red:
// uart
module uart #(
    parameter DATA_WIDTH = 8,
    parameter FIFO_DEPTH = 16
) (
    input  logic        clk_i,        
    input  logic        rst_ni,       
    input  logic        stb_i,        
    input  logic [ 1:0] adr_i,        
    input  logic [ 3:0] byte_sel_i,   
    input  logic        we_i,         
    input  logic [31:0] dat_i,        
    output logic [31:0] dat_o,        
    input  logic        uart_rx_i,    
    output logic        uart_tx_o     
);
  logic                                                                                                               [          15:0] baud_div_reg;   
  logic                                                                                                                                tx_en_reg;   
  logic                                                                                                                                rx_en_reg;   
  logic                                                                                                                                tx_full_o;   
  logic                                                                                                                                tx_empty_o;   
  logic                                                                                                                                rx_full_o;   
  logic                                                                                                                                rx_empty_o;   
  logic                                                                                                                                rx_frame_error;   
  logic                                                                                                                                tx_we_o;   
  logic                                                                                                                                rx_re_o;   
  ...
For scale: ~1700 cells after synthesis, ~390 flip-flops, roughly 76 I/O pins, about 18000 um2 of cells after synthesis.
==> flow/config.mk <==
export PLATFORM = sky130hd
export DESIGN_NAME = uart
export DESIGN_NICKNAME = uart
export VERILOG_FILES = /design/flow/design.v
export SDC_FILE = /design/flow/constraint.sdc
export NUM_CORES = 4
export LEC_CHECK = 0
export ABC_AREA = 1
export CAP_MARGIN = 0
export CORE_MARGIN = 2
export CORE_UTILIZATION = 72
export CTS_CLUSTER_DIAMETER = 178
export CTS_CLUSTER_SIZE = 15
export GPL_ROUTABILITY_DRIVEN = 0
export MIN_ROUTING_LAYER = met1
export PLACE_DENSITY_LB_ADDON = 0.07
export SETUP_SLACK_MARGIN = 0.75
export SLEW_MARGIN = 20
==> flow/constraint.sdc <==
create_clock -name core_clock -period 2.57 [get_ports {clk_i}]
set_input_delay 0.5140 -clock core_clock [delete_from_list [all_inputs] [get_ports {clk_i}]]
set_output_delay 0.5140 -clock core_clock [all_outputs]
set_load 0.01 [all_outputs]
run.sh (not shown) runs the stock make flow with config.mk's settings and CLKGATE_MAP_FILE=.
Modified inputs, blue compared to red
==> flow/config.mk <==
export PLATFORM = sky130hd
export DESIGN_NAME = uart
export DESIGN_NICKNAME = uart
export VERILOG_FILES = /design/flow/design.v
export SDC_FILE = /design/flow/constraint.sdc
export NUM_CORES = 4
export LEC_CHECK = 0
export ABC_AREA = 1
export CAP_MARGIN = 20
export CORE_MARGIN = 2
export CORE_UTILIZATION = 72
export CTS_CLUSTER_DIAMETER = 400
export CTS_CLUSTER_SIZE = 13
export GPL_ROUTABILITY_DRIVEN = 0
export PLACE_DENSITY_LB_ADDON = 0.07
export SETUP_SLACK_MARGIN = 0.29
export SLEW_MARGIN = 30
### Flow results
- Both conditions hold for blue: the flow ran to the end and the final layout passed the timing, design-rule and antenna checks.
- Taking red as the reference, in blue total placed cells including tap cells went up by 23; routed wire length went down by 12%; worst hold slack was more or less identical; critical path depth went up by 2; multi-input logic cell count was more or less identical.
- red → blue: maximum vdd ir drop saw a decrease, clock buffer count from CTS saw an increase, number of antenna repair diodes saw little to no change.
Here is what was changed in the inputs of green compared with blue.
==> flow/config.mk <==
export PLATFORM = sky130hd
export DESIGN_NAME = uart
export DESIGN_NICKNAME = uart
export VERILOG_FILES = /design/flow/design.v
export SDC_FILE = /design/flow/constraint.sdc
export NUM_CORES = 4
export LEC_CHECK = 0
export ABC_AREA = 1
export CAP_MARGIN = 0
export CORE_MARGIN = 2
export CORE_UTILIZATION = 72
export CTS_CLUSTER_DIAMETER = 38
export CTS_CLUSTER_SIZE = 100
export GPL_ROUTABILITY_DRIVEN = 0
export MIN_ROUTING_LAYER = met1
export PLACE_DENSITY_LB_ADDON = 0.07
export SETUP_SLACK_MARGIN = 0.76
export SLEW_MARGIN = 20
Notes after the runs:
green completed end to end; final checks failed (setup timing). blue leaves more setup margin than green. green ended up with a lower number of logic stages on the critical path including buffering than blue did. The run showing the smaller fraction of area in registers is green. blue has lower global-route usage than green. In the reports for green and blue, the smaller delay of the slowest cell on the worst path belongs to blue. The combinational cell power in green is 1.4 times that in blue. Going from blue to green, via count of the first global-routing pass grows by about 5.7%.


uart again, from the RTL that the note above started with.
clock: 2.57 ns
lec_check: 0
abc_area: 1
cap_margin: 20
core_margin: 2
core_utilization: 70
cts_cluster_size: 21
setup_slack_margin: 0.63
slew_margin: 20
The starting point went through all stages and came out clean.
Then changed:
Settings changed: CORE_UTILIZATION 70 to 72, CTS_CLUSTER_SIZE 21 to 13, SETUP_SLACK_MARGIN 0.63 to default.
Outcome: The new run finished with timing, DRC and antenna clean. Via count fell by 4.2%. Count of clock-buffer cells in the layout climbs by 12. Utilization falls by 2.6 points. Setup slack degrades by 0.073 ns. Total power falls by 1.1%. Cell count shrinks by about 2.3%. Global-route usage fell by 1.1 points. Combinational power came out lower by 22%. Synthesized area does not change. Design area shrinks by about 6%.
Then changed:
Settings changed: CTS_CLUSTER_DIAMETER from default to 64, PLACE_DENSITY_LB_ADDON from default to 0.06, SETUP_SLACK_MARGIN from default to 0.74.
The new run reached the layout checks and failed them: setup timing.
Critical path depth came out higher by 4.
Clock power came out lower by 9.6%.
Wire length came out higher by 57%.
Setup slack loses 0.26 ns.
Power came out higher by 2.9%.
Then changed:
Settings changed: CAP_MARGIN 20 to 40, CTS_CLUSTER_DIAMETER 64 to 396, MIN_ROUTING_LAYER from default to met1, PLACE_DENSITY_LB_ADDON 0.06 to 0.07, SETUP_SLACK_MARGIN 0.74 to 0.37.
Now the flow went through all stages and came out clean.
Worst hold slack degrades by 0.11 ns.
Critical path depth went up by 3.
Global-route usage goes down by 4.9 points.
Setup slack improved by 0.32 ns.
Routed wire length goes down by 31%.
Then changed:
Settings changed: CAP_MARGIN 40 to 0, CTS_CLUSTER_DIAMETER 396 to 38, SETUP_SLACK_MARGIN 0.37 to 0.39.
The changed run ran to the end with no violations.
Area after synthesis stays the same.
Clock power rose by a quarter to a third.
Global-route usage decreases by 0.35 points.
Design area grows by a few percent.
Final cell count stays flat.
Register-to-register slack barely changes.


== rev 12 ==
Starting RTL as in the previous note.
export LEC_CHECK = 0
export CAP_MARGIN = 30
export CELL_PAD_IN_SITES_DETAIL_PLACEMENT = 0
export CELL_PAD_IN_SITES_GLOBAL_PLACEMENT = 0
export CORE_MARGIN = 8
export CORE_UTILIZATION = 42
export CTS_CLUSTER_DIAMETER = 292
export GPL_ROUTABILITY_DRIVEN = 1
export MAX_ROUTING_LAYER = met5
export MIN_ROUTING_LAYER = met1
export PLACE_DENSITY_LB_ADDON = 0.18
export SETUP_SLACK_MARGIN = -0.67
export SLEW_MARGIN = 20
create_clock -name core_clock -period 6.85 [get_ports {clk_i}]
The flow did not stop early for rev 12: all stages ran, and the layout cleared the timing, design-rule and antenna checks.
Input-level comparison between rev 13 and rev 12:
Settings: MAX_ROUTING_LAYER now met4, was met5; CTS_CLUSTER_SIZE now 30, previously not set; CELL_PAD_IN_SITES_DETAIL_PLACEMENT now 1, was 0; CORE_UTILIZATION now 45, was 42; SETUP_SLACK_MARGIN now 0.28, was -0.67; CTS_CLUSTER_DIAMETER no longer set, was 292; CAP_MARGIN now 20, was 30; CELL_PAD_IN_SITES_GLOBAL_PLACEMENT no longer set, was 0; HOLD_SLACK_MARGIN now 0.26, previously not set; CORE_MARGIN now 9, was 8; PLACE_DENSITY_LB_ADDON no longer set, was 0.18; the clock period (ns, I/O delays scaled along) now 3.88, was 6.85.
## What came out
Rev 13 was carried through to the last stage, and its layout satisfied the timing, design-rule and antenna checks.
Taking rev 12 as the reference point, the combinational power share of rev 13 rises by 0.8 points.
Looking only at first-iteration DRC count, and setting everything else aside, the lower value of rev 13 and rev 12 goes to rev 13.
Diff rev 12 -> rev 13: count of port buffers added during placement has remained practically unchanged, switching part of the total power has increased, die boundary width has decreased, number of cells in the design after placement has increased.
Taking rev 12 as the reference, in rev 13 sequential power grew by about 80%, setup slack now smaller, clock power higher, number of buffers inserted for hold repair after clock tree synthesis has increased.
Rev 13: die area about 4.4% below rev 12


Setup of job 4885:
Starting RTL as in the previous note.
==> flow/config.mk <==
export PLATFORM = sky130hd
export DESIGN_NAME = uart
export DESIGN_NICKNAME = uart
export VERILOG_FILES = /design/flow/design.v
export SDC_FILE = /design/flow/constraint.sdc
export NUM_CORES = 4
export LEC_CHECK = 0
export ABC_AREA = 1
export CAP_MARGIN = 20
export CORE_MARGIN = 2
export CORE_UTILIZATION = 72
export CTS_CLUSTER_DIAMETER = 397
export PLACE_DENSITY = 0.6
export SLEW_MARGIN = 20
==> flow/constraint.sdc <==
create_clock -name core_clock -period 2.62 [get_ports {clk_i}]
set_input_delay 0.5240 -clock core_clock [delete_from_list [all_inputs] [get_ports {clk_i}]]
set_output_delay 0.5240 -clock core_clock [all_outputs]
set_load 0.01 [all_outputs]
Job 4885 reached the final stage; the timing, design-rule and antenna checks on its layout passed.
The following lists how job 3521 was set up differently from job 4885:
Settings: CORE_UTILIZATION: 72 -> 40; ABC_AREA: 1 -> unset; CTS_CLUSTER_DIAMETER: 397 -> unset; the clock period (ns, I/O delays scaled along): 2.62 -> 10.0.
--- outcome ---
- The clock buffer instance count of the final layout in job 4885 is 0.889 times that in job 3521.
- Job 3521 vs. job 4885: global-route usage over all layers decreased by 16 points relative to the old numbers; sequential power decreased by 74% relative to the old numbers.
diff inputs: job 3521 => job 6904
Settings: an added GPL_TIMING_DRIVEN of 0; an added CTS_CLUSTER_DIAMETER of 69; an added MIN_ROUTING_LAYER of met1; a change of SLEW_MARGIN from 20 to 15; a change of CAP_MARGIN from 20 to 0; an added SETUP_SLACK_MARGIN of 1.93; an added HOLD_SLACK_MARGIN of -0.02; a deleted PLACE_DENSITY that had been 0.6; an added TNS_END_PERCENT of 70; an added CELL_PAD_IN_SITES_GLOBAL_PLACEMENT of 2; an added CORE_ASPECT_RATIO of 0.81.
--- outcome ---
Diff job 3521..job 6904 | die area | negligible
Compared with job 3521, job 6904 shows a power that is about 0.43% lower.
Job 6904 vs. job 3521: vertical die dimension went down by about 10%, global-route usage increased 3.5 points.
Reported for job 3521 and job 6904, number of buffers and inverters on the critical path turned out identical to the last digit.
Comparing job 3521 and job 6904, the higher number of well taps was measured on job 6904.
Final worst clock skew essentially unchanged between job 6904 and job 3521.
Diff job 3521 -> job 6904: number of CTS-inserted buffers saw an increase; clock sink count saw little to no change.
Compared with job 3521, job 6904 shows a higher wire length on met1.
Job 6904 does worse than job 3521 on detailed-route wire length.
Power is estimated from default activity; no workload was simulated.
